Setup of sierra:
==> flow/design.v (excerpt) <==
module HW3_FPMUL_754SP(Clk, Rst, St, FPmplier, FPmcand, Done, Ovf, Unf, FPproduct);
For scale: ~2,400 cells after synthesis, roughly 71 flip-flops, ~22,000 sq um of cells after synthesis.
make LEC_CHECK=0 ABC_AREA=0 CAP_MARGIN=0 CELL_PAD_IN_SITES_DETAIL_PLACEMENT=2 CELL_PAD_IN_SITES_GLOBAL_PLACEMENT=2 CORE_ASPECT_RATIO=1.01 CORE_MARGIN=2 CORE_UTILIZATION=53 CTS_CLUSTER_DIAMETER=285 CTS_CLUSTER_SIZE=21 GPL_ROUTABILITY_DRIVEN=1 GPL_TIMING_DRIVEN=0 MAX_ROUTING_LAYER=met4 MIN_ROUTING_LAYER=met2 PLACE_DENSITY_LB_ADDON=0.09 SETUP_SLACK_MARGIN=1.77 SLEW_MARGIN=0 TNS_END_PERCENT=20 finish   # period 12.4 ns
run.sh (not shown) runs the stock make flow with config.mk's settings and CLKGATE_MAP_FILE=.
No final results exist for sierra, since it was stopped by error DPL-0033 during detailed placement (3_5_place_dp).
### sierra -> lagoon
# sierra
export LEC_CHECK = 0
export ABC_AREA = 0
export CAP_MARGIN = 0
export CELL_PAD_IN_SITES_DETAIL_PLACEMENT = 2
export CELL_PAD_IN_SITES_GLOBAL_PLACEMENT = 2
export CORE_ASPECT_RATIO = 1.01
export CORE_MARGIN = 2
export CORE_UTILIZATION = 53
export CTS_CLUSTER_DIAMETER = 285
export CTS_CLUSTER_SIZE = 21
export GPL_ROUTABILITY_DRIVEN = 1
export GPL_TIMING_DRIVEN = 0
export MAX_ROUTING_LAYER = met4
export MIN_ROUTING_LAYER = met2
export PLACE_DENSITY_LB_ADDON = 0.09
export SETUP_SLACK_MARGIN = 1.77
export SLEW_MARGIN = 0
export TNS_END_PERCENT = 20
create_clock -name core_clock -period 12.4 [get_ports {Clk}]
# lagoon
export LEC_CHECK = 0
export ABC_AREA = 0
export CAP_MARGIN = 0
export CELL_PAD_IN_SITES_DETAIL_PLACEMENT = 0
export CORE_ASPECT_RATIO = 1.49
export CORE_MARGIN = 2
export CORE_UTILIZATION = 69
export CTS_CLUSTER_DIAMETER = 201
export CTS_CLUSTER_SIZE = 98
export HOLD_SLACK_MARGIN = 0.3
export MAX_ROUTING_LAYER = met5
export PLACE_DENSITY_LB_ADDON = 0.07
export SETUP_SLACK_MARGIN = -1.24
export SLEW_MARGIN = 15
export TNS_END_PERCENT = 20
create_clock -name core_clock -period 12.4 [get_ports {Clk}]
Notes after the runs:
Synthesized area: sierra vs lagoon identical. Measured against lagoon, the floorplan core area of sierra comes out at 1.3 times the reference value. Diff sierra..lagoon | async set or reset register ratio after synthesis | unchanged. Of sierra and lagoon, only sierra never reached the final stage. Compared with sierra, in lagoon count of standard-cell rows saw an increase; overall die height saw an increase; cell count after synthesis saw little to no change. Compared with sierra, die footprint in lagoon decreased by more than 10%. Re synthesis area per yosys: no difference whatsoever between lagoon and sierra. Relative to sierra, width of the die has decreased by about 27% in lagoon. Area fraction in mux cells delta (sierra -> lagoon): insignificant. Compared to sierra, lagoon has final RePlAce weighted congestion 6.7% lower.
diff inputs: lagoon => tundra
# lagoon
export LEC_CHECK = 0
export ABC_AREA = 0
export CAP_MARGIN = 0
export CELL_PAD_IN_SITES_DETAIL_PLACEMENT = 0
export CORE_ASPECT_RATIO = 1.49
export CORE_MARGIN = 2
export CORE_UTILIZATION = 69
export CTS_CLUSTER_DIAMETER = 201
export CTS_CLUSTER_SIZE = 98
export HOLD_SLACK_MARGIN = 0.3
export MAX_ROUTING_LAYER = met5
export PLACE_DENSITY_LB_ADDON = 0.07
export SETUP_SLACK_MARGIN = -1.24
export SLEW_MARGIN = 15
export TNS_END_PERCENT = 20
create_clock -name core_clock -period 12.4 [get_ports {Clk}]
# tundra
export LEC_CHECK = 0
export ABC_AREA = 0
export CAP_MARGIN = 0
export CELL_PAD_IN_SITES_DETAIL_PLACEMENT = 0
export CORE_MARGIN = 2
export CORE_UTILIZATION = 72
export CTS_CLUSTER_DIAMETER = 285
export CTS_CLUSTER_SIZE = 58
export MAX_ROUTING_LAYER = met5
export PLACE_DENSITY = 0.72
export SETUP_SLACK_MARGIN = 1.48
export SLEW_MARGIN = 15
export TNS_END_PERCENT = 5
create_clock -name core_clock -period 5.62 [get_ports {Clk}]
[summary]
- Stage in which a tool error killed tundra: global routing (5_1_grt).
- NOTE die extent in x lagoon->tundra increased by more than 10%
- Reported for lagoon and tundra, post-synthesis xor/xnor area fraction turned out identical to the last digit.
- Relative to lagoon, the core utilization before placement of tundra is higher by 3.3 points.
- [tundra vs lagoon] cell row count: lower in tundra
- Reported for lagoon and tundra, synthesis area per yosys turned out identical to the last digit.
Here is what was changed in the inputs of pepper compared with tundra.
# tundra
export LEC_CHECK = 0
export ABC_AREA = 0
export CAP_MARGIN = 0
export CELL_PAD_IN_SITES_DETAIL_PLACEMENT = 0
export CORE_MARGIN = 2
export CORE_UTILIZATION = 72
export CTS_CLUSTER_DIAMETER = 285
export CTS_CLUSTER_SIZE = 58
export MAX_ROUTING_LAYER = met5
export PLACE_DENSITY = 0.72
export SETUP_SLACK_MARGIN = 1.48
export SLEW_MARGIN = 15
export TNS_END_PERCENT = 5
create_clock -name core_clock -period 5.62 [get_ports {Clk}]
# pepper
export LEC_CHECK = 0
export CAP_MARGIN = 20
export CORE_MARGIN = 2
export CORE_UTILIZATION = 40
export SLEW_MARGIN = 20
create_clock -name core_clock -period 8.51 [get_ports {Clk}]
Results
Per the final summary, pepper finished and its layout is clean on timing, DRC and antenna. As of pepper, total number of placement rows had risen by more than a quarter compared to tundra. On pepper: post-cts repair resize count is about 60% lower than what tundra gave. NOTE: core outline area in pepper exceeds that of tundra. Min die size across tundra and pepper: tundra.
Edits applied to the flow inputs when going from pepper to garnet:
# pepper
export LEC_CHECK = 0
export CAP_MARGIN = 20
export CORE_MARGIN = 2
export CORE_UTILIZATION = 40
export SLEW_MARGIN = 20
create_clock -name core_clock -period 8.51 [get_ports {Clk}]
# garnet
export LEC_CHECK = 0
export CAP_MARGIN = 20
export CORE_MARGIN = 2
export CORE_UTILIZATION = 72
export PLACE_DENSITY_LB_ADDON = 0.2
export SETUP_SLACK_MARGIN = -0.09
export SLEW_MARGIN = 20
create_clock -name core_clock -period 8.4 [get_ports {Clk}]
Findings:
Across pepper and garnet, a clean result was obtained everywhere but in garnet. Ran to the end and failed final checks on capacitance limit, slew limit, setup timing: garnet. Wire length on met3 (pepper / garnet): 0.30. Changes observed in garnet relative to pepper: growth of design area from synthesis to finish now sits lower, global-route usage picked up an extra 25 points. garnet vs pepper, number of buffer and inverter stages on the critical path went down by 2. Sequential cell count: garnet vs pepper identical. Wire length went up by more than a quarter going from pepper to garnet. The total negative setup slack reported for garnet is smaller than that of pepper by 3.80 ns.
Edits applied to the flow inputs when going from garnet to quartz:
# garnet
export LEC_CHECK = 0
export CAP_MARGIN = 20
export CORE_MARGIN = 2
export CORE_UTILIZATION = 72
export PLACE_DENSITY_LB_ADDON = 0.2
export SETUP_SLACK_MARGIN = -0.09
export SLEW_MARGIN = 20
create_clock -name core_clock -period 8.4 [get_ports {Clk}]
# quartz
export LEC_CHECK = 0
export CAP_MARGIN = 20
export CORE_MARGIN = 2
export CORE_UTILIZATION = 72
export CTS_CLUSTER_SIZE = 62
export PLACE_DENSITY_LB_ADDON = 0.2
export SLEW_MARGIN = 20
create_clock -name core_clock -period 8.6 [get_ports {Clk}]
## What came out
- quartz finished every stage; the final checks, however, were not passed, the failures being setup timing.
- Re H-tree depth: no difference whatsoever between quartz and garnet.
- garnet → quartz: worst relative slew slack higher, post-detailed-placement half-perimeter wirelength +about 0.47%.
- The via count reported for quartz is higher than the one for garnet.

* * *

HW3_FPMUL_754SP again, from the RTL that the note above started with.
Design HW3_FPMUL_754SP, start of the top module:
module HW3_FPMUL_754SP(Clk, Rst, St, FPmplier, FPmcand, Done, Ovf, Unf, FPproduct);
Settings: LEC_CHECK=0, CAP_MARGIN=20, CORE_MARGIN=2, CORE_UTILIZATION=72, PLACE_DENSITY_LB_ADDON=0.2, SETUP_SLACK_MARGIN=-0.09, SLEW_MARGIN=20; clock period 8.46 ns.
The first run completed and failed the layout checks on setup timing.
Rerun with:
ABC_AREA = 1   (was unset)
CTS_CLUSTER_DIAMETER = 235   (was unset)
CTS_CLUSTER_SIZE = 85   (was unset)
SETUP_SLACK_MARGIN = unset   (was -0.09)
clock period = 8.4 ns   (was 8.46 ns; I/O delays follow)
After rerunning: Now the flow passed the timing, DRC and antenna checks; design area went down by 2.4%; flip-flop count stays the same; area after synthesis goes up by 7.6%; utilization falls by 9.3 points; count of clock-buffer cells in the layout is unchanged; global-route usage went down by 6.5 points.
Rerun with:
ABC_AREA = unset   (was 1)
CORE_UTILIZATION = 65   (was 72)
CTS_CLUSTER_DIAMETER = unset   (was 235)
CTS_CLUSTER_SIZE = 37   (was 85)
PLACE_DENSITY_LB_ADDON = unset   (was 0.2)
clock period = 7.7 ns   (was 8.4 ns; I/O delays follow)
Now the flow finished but failed the layout checks on setup timing.
Clock skew barely changes.
Die area goes up by 2.9%.
Via count goes up by 6.9%.
Design area goes up by 13%.
Wire length goes up by 39%.
Synthesized cell count goes down by 23%.
Register-to-register slack degrades by 0.36 ns.
Global-route usage goes up by 3.7 points.
Setup slack degrades by 1.1 ns.
Rerun with:
CORE_UTILIZATION = 40   (was 65)
CTS_CLUSTER_SIZE = unset   (was 37)
clock period = 8.6 ns   (was 7.7 ns; I/O delays follow)
With this change the flow ran to the end with no violations.
Core utilization decreases by 40 points.
Synthesized area stays the same.
